## P
Design ixu_mc_pipe, start of the top module:
module ixu_mc_pipe (
    input  wire         core_clock_i,
    input  wire         core_flush_i,
    input  wire  [17:0] data_i,
    input  wire         valid_i,
    output logic        busy_o,
    output wire  [ 5:0] rs1_o,
    output wire  [ 5:0] rs2_o,
    input  wire  [31:0] rs1_data_i,
    input  wire  [31:0] rs2_data_i,
    output wire  [ 4:0] rob_o,
    input  wire  [ 6:0] opcode_i,
    input  wire  [ 6:0] ins_type,
    input  wire         imm_i,
    input  wire  [31:0] immediate_i,
    input  wire  [ 5:0] dest_i,
    output logic [ 5:0] wakeup_dest,
    output logic        wakeup_valid,
    output logic [ 5:0] l_wakeup_dest,
    output logic        l_wakeup_valid,
    output logic [ 5:0] ixu_mc_ex_dest,
    output logic [31:0] ixu_mc_ex_data,
    output logic        ixu_mc_ex_valid,
    output logic [ 5:0] ixu_mc_wb_dest,
    output logic [31:0] ixu_mc_wb_data,
    output logic        ixu_mc_wb_valid,
    output wire  [ 4:0] pmu_ins_id_o,
    output wire         pmu_ins_valid_o
);
==> flow/config.mk <==
export PLATFORM = sky130hd
export DESIGN_NAME = ixu_mc_pipe
export DESIGN_NICKNAME = ixu_mc_pipe
export VERILOG_FILES = /design/flow/design.v
export SDC_FILE = /design/flow/constraint.sdc
export NUM_CORES = 4
export LEC_CHECK = 0
export ABC_AREA = 1
export CAP_MARGIN = 20
export CORE_ASPECT_RATIO = 0.5
export CORE_MARGIN = 2
export CORE_UTILIZATION = 72
export CTS_CLUSTER_DIAMETER = 391
export CTS_CLUSTER_SIZE = 99
export HOLD_SLACK_MARGIN = 0.3
export PLACE_DENSITY = 0.42
export SETUP_SLACK_MARGIN = 0.4
export SLEW_MARGIN = 5
export TNS_END_PERCENT = 5
==> flow/constraint.sdc <==
create_clock -name core_clock -period 6.03 [get_ports {core_clock_i}]
set_input_delay 1.2060 -clock core_clock [delete_from_list [all_inputs] [get_ports {core_clock_i}]]
set_output_delay 1.2060 -clock core_clock [all_outputs]
set_load 0.01 [all_outputs]
run.sh (not shown) runs the stock make flow with config.mk's settings and CLKGATE_MAP_FILE=.
P is listed as incomplete: the tool reported an error in 5_1_grt and the run ended there.
Input-level comparison between Q and P:
Settings: ABC_AREA: 1 -> unset; CORE_ASPECT_RATIO: 0.5 -> unset; TNS_END_PERCENT: 5 -> unset; CTS_CLUSTER_DIAMETER: 391 -> unset; SLEW_MARGIN: 5 -> 20; CTS_CLUSTER_SIZE: 99 -> 96; HOLD_SLACK_MARGIN: 0.3 -> unset; PLACE_DENSITY: 0.42 -> unset; CORE_UTILIZATION: 72 -> 62; the clock period (ns, I/O delays scaled along): 6.03 -> 6.93.
==> results <==
- In Q, synthesized-area fraction occupied by xor and xnor cells is higher than in P.
- Compared to P, Q was floorplanned on a bigger die.
- Looking only at total nets after synthesis, and setting everything else aside, the higher value of P and Q goes to P.
- Against P as the reference, Q delivers a higher synthesized-area fraction occupied by adder cells.
- Summary of the comparison: number of buffers inserted during clock tree synthesis is higher in Q, relative to P.
- Finished, but not clean: Q, with setup timing.
Input changes introduced in R (baseline for comparison: Q):
Settings: changing SETUP_SLACK_MARGIN from 0.4 to 1.1; changing CORE_UTILIZATION from 62 to 66; setting MAX_ROUTING_LAYER to met4 for the first time; removing CTS_CLUSTER_SIZE (formerly 96); changing the clock period (ns, I/O delays scaled along) from 6.93 to 9.0.
--- outcome ---
R closes out successfully: all stages finished, all timing, DRC and antenna checks passed. [compare] base=Q new=R: maximum frequency from static timing analysis decreased by 3.3% relative to the old numbers; final cycle utilization of the critical path fell by 24 points. Diff Q..R | number of sequential cells in the layout | unchanged. In R, the worst setup slack after layout came out 1.79 ns above the value in Q.

---

ixu_mc_pipe again, from the RTL that the note above started with.
clock: 3.53 ns
lec_check: 0
abc_area: 1
cap_margin: 5
core_margin: 2
core_utilization: 71
cts_cluster_diameter: 244
cts_cluster_size: 72
setup_slack_margin: 0.4
slew_margin: 40
The baseline ended with an error in global routing.
Next try:
==> flow/config.mk (replaced) <==
export PLATFORM = sky130hd
export DESIGN_NAME = ixu_mc_pipe
export DESIGN_NICKNAME = ixu_mc_pipe
export VERILOG_FILES = /design/flow/design.v
export SDC_FILE = /design/flow/constraint.sdc
export NUM_CORES = 4
export LEC_CHECK = 0
export CAP_MARGIN = 20
export CORE_MARGIN = 2
export CORE_UTILIZATION = 40
export SETUP_SLACK_MARGIN = 0.4
export SLEW_MARGIN = 20
==> flow/constraint.sdc (replaced) <==
create_clock -name core_clock -period 8.63 [get_ports {core_clock_i}]
set_input_delay 1.7260 -clock core_clock [delete_from_list [all_inputs] [get_ports {core_clock_i}]]
set_output_delay 1.7260 -clock core_clock [all_outputs]
set_load 0.01 [all_outputs]
Effect: With this change the flow finished with timing, DRC and antenna clean; area after synthesis shrinks by a few percent; synthesized cell count shrinks by about a fifth; die size grows by well over a third.
Next try:
--- a/flow/config.mk
+++ b/flow/config.mk
@@ -9,3 +9,6 @@
 export CORE_MARGIN = 2
-export CORE_UTILIZATION = 40
+export CORE_UTILIZATION = 72
+export CTS_CLUSTER_DIAMETER = 336
+export CTS_CLUSTER_SIZE = 96
+export PLACE_DENSITY = 0.38
 export SETUP_SLACK_MARGIN = 0.4
==> flow/constraint.sdc (replaced) <==
create_clock -name core_clock -period 6.93 [get_ports {core_clock_i}]
set_input_delay 1.3860 -clock core_clock [delete_from_list [all_inputs] [get_ports {core_clock_i}]]
set_output_delay 1.3860 -clock core_clock [all_outputs]
set_load 0.01 [all_outputs]
Effect: The changed run failed in global routing (GRT-0116); area after synthesis stays the same; die area falls by 44%; synthesized cell count does not change.
Next try:
--- a/flow/config.mk
+++ b/flow/config.mk
@@ -9,6 +9,4 @@
 export CORE_MARGIN = 2
-export CORE_UTILIZATION = 72
-export CTS_CLUSTER_DIAMETER = 336
-export CTS_CLUSTER_SIZE = 96
-export PLACE_DENSITY = 0.38
+export CORE_UTILIZATION = 70
+export CTS_CLUSTER_SIZE = 37
 export SETUP_SLACK_MARGIN = 0.4
==> flow/constraint.sdc (replaced) <==
create_clock -name core_clock -period 7.38 [get_ports {core_clock_i}]
set_input_delay 1.4760 -clock core_clock [delete_from_list [all_inputs] [get_ports {core_clock_i}]]
set_output_delay 1.4760 -clock core_clock [all_outputs]
set_load 0.01 [all_outputs]
Effect: The changed run aborted during global routing, error GRT-0116. Area after synthesis does not change. Synthesized cell count stays the same. Die area increases by 2.8%.

---

Setup of build 21:
Starting RTL as in the previous note.
==> flow/config.mk <==
export PLATFORM = sky130hd
export DESIGN_NAME = ixu_mc_pipe
export DESIGN_NICKNAME = ixu_mc_pipe
export VERILOG_FILES = /design/flow/design.v
export SDC_FILE = /design/flow/constraint.sdc
export NUM_CORES = 4
export LEC_CHECK = 0
export CAP_MARGIN = 40
export CORE_MARGIN = 2
export CORE_UTILIZATION = 70
export CTS_CLUSTER_DIAMETER = 222
export CTS_CLUSTER_SIZE = 34
export SETUP_SLACK_MARGIN = 0.4
export SLEW_MARGIN = 20
==> flow/constraint.sdc <==
create_clock -name core_clock -period 7.96 [get_ports {core_clock_i}]
set_input_delay 1.5920 -clock core_clock [delete_from_list [all_inputs] [get_ports {core_clock_i}]]
set_output_delay 1.5920 -clock core_clock [all_outputs]
set_load 0.01 [all_outputs]
Status: build 21 FAILED at global routing (tool error)
For build 57, these inputs were changed with respect to build 21:
# build 21
export LEC_CHECK = 0
export CAP_MARGIN = 40
export CORE_MARGIN = 2
export CORE_UTILIZATION = 70
export CTS_CLUSTER_DIAMETER = 222
export CTS_CLUSTER_SIZE = 34
export SETUP_SLACK_MARGIN = 0.4
export SLEW_MARGIN = 20
create_clock -name core_clock -period 7.96 [get_ports {core_clock_i}]
# build 57
export LEC_CHECK = 0
export CAP_MARGIN = 20
export CORE_MARGIN = 2
export CORE_UTILIZATION = 70
export CTS_CLUSTER_DIAMETER = 339
export CTS_CLUSTER_SIZE = 37
export SETUP_SLACK_MARGIN = 1.4
export SLEW_MARGIN = 20
create_clock -name core_clock -period 7.18 [get_ports {core_clock_i}]
Findings:
Diff build 57..build 21 | post-synth tally of flip-flops with integrated enable | unchanged. Not one of build 57 and build 21 finished clean. No final results exist for build 21, since it was stopped by error GRT-0232 during global routing. Status(build 57) = ERROR, stage = global routing. Sort build 57 and build 21 by post-cts repair resize count desc -> top: build 57. Compared with build 21, in build 57 synthesized cell count held steady; sum of net half-perimeters after detailed placement went up by 2.5%.
What build 69 does differently from build 57 at the input level:
# build 57
export LEC_CHECK = 0
export CAP_MARGIN = 20
export CORE_MARGIN = 2
export CORE_UTILIZATION = 70
export CTS_CLUSTER_DIAMETER = 339
export CTS_CLUSTER_SIZE = 37
export SETUP_SLACK_MARGIN = 1.4
export SLEW_MARGIN = 20
create_clock -name core_clock -period 7.18 [get_ports {core_clock_i}]
# build 69
export LEC_CHECK = 0
export CAP_MARGIN = 20
export CORE_MARGIN = 2
export CORE_UTILIZATION = 40
export SETUP_SLACK_MARGIN = 0.4
export SLEW_MARGIN = 20
create_clock -name core_clock -period 12.3 [get_ports {core_clock_i}]
[summary]
- The total of cells resized after clock tree synthesis of build 69 falls short of that of build 57 by 563.
- Any difference in cell count after synthesis between build 69 and build 57 is small enough to ignore.
- Build 69 reached the final stage; the timing, design-rule and antenna checks on its layout passed.
- Comparing the two runs side by side, build 69 comes out ahead of build 57 on pre-CTS setup slack.
- Build 69 against build 57: last weighted congestion value of the routability-driven placer dropped 0.055, post-detailed-placement half-perimeter wirelength dropped about 12%.
- Taking build 57 as the reference, in build 69 number of setup buffers added after CTS has decreased, die size rose about 70%.
Here is what was changed in the inputs of build 89 compared with build 69.
# build 69
export LEC_CHECK = 0
export CAP_MARGIN = 20
export CORE_MARGIN = 2
export CORE_UTILIZATION = 40
export SETUP_SLACK_MARGIN = 0.4
export SLEW_MARGIN = 20
create_clock -name core_clock -period 12.3 [get_ports {core_clock_i}]
# build 89
export LEC_CHECK = 0
export ABC_AREA = 1
export CAP_MARGIN = 20
export CORE_MARGIN = 2
export CORE_UTILIZATION = 72
export CTS_CLUSTER_DIAMETER = 295
export CTS_CLUSTER_SIZE = 97
export SETUP_SLACK_MARGIN = 0.4
export SLEW_MARGIN = 20
create_clock -name core_clock -period 5.5 [get_ports {core_clock_i}]
--- outcome ---
- Build 89: GRT-0232 in global routing -> run aborted
- Looking only at synthesized instance count, and setting everything else aside, the lower value of build 69 and build 89 goes to build 69.
- The final weighted congestion in routability-driven placement reported for build 89 is greater than that of build 69 by 12%.
- From build 69 to build 89 the numbers moved as follows: multiplexer share of the synthesized area fell by 2.3 points, setup fix buffers added after clock tree synthesis now larger, chip area in the Yosys report saw an increase, mean post-synth cell area decreased about 13%.
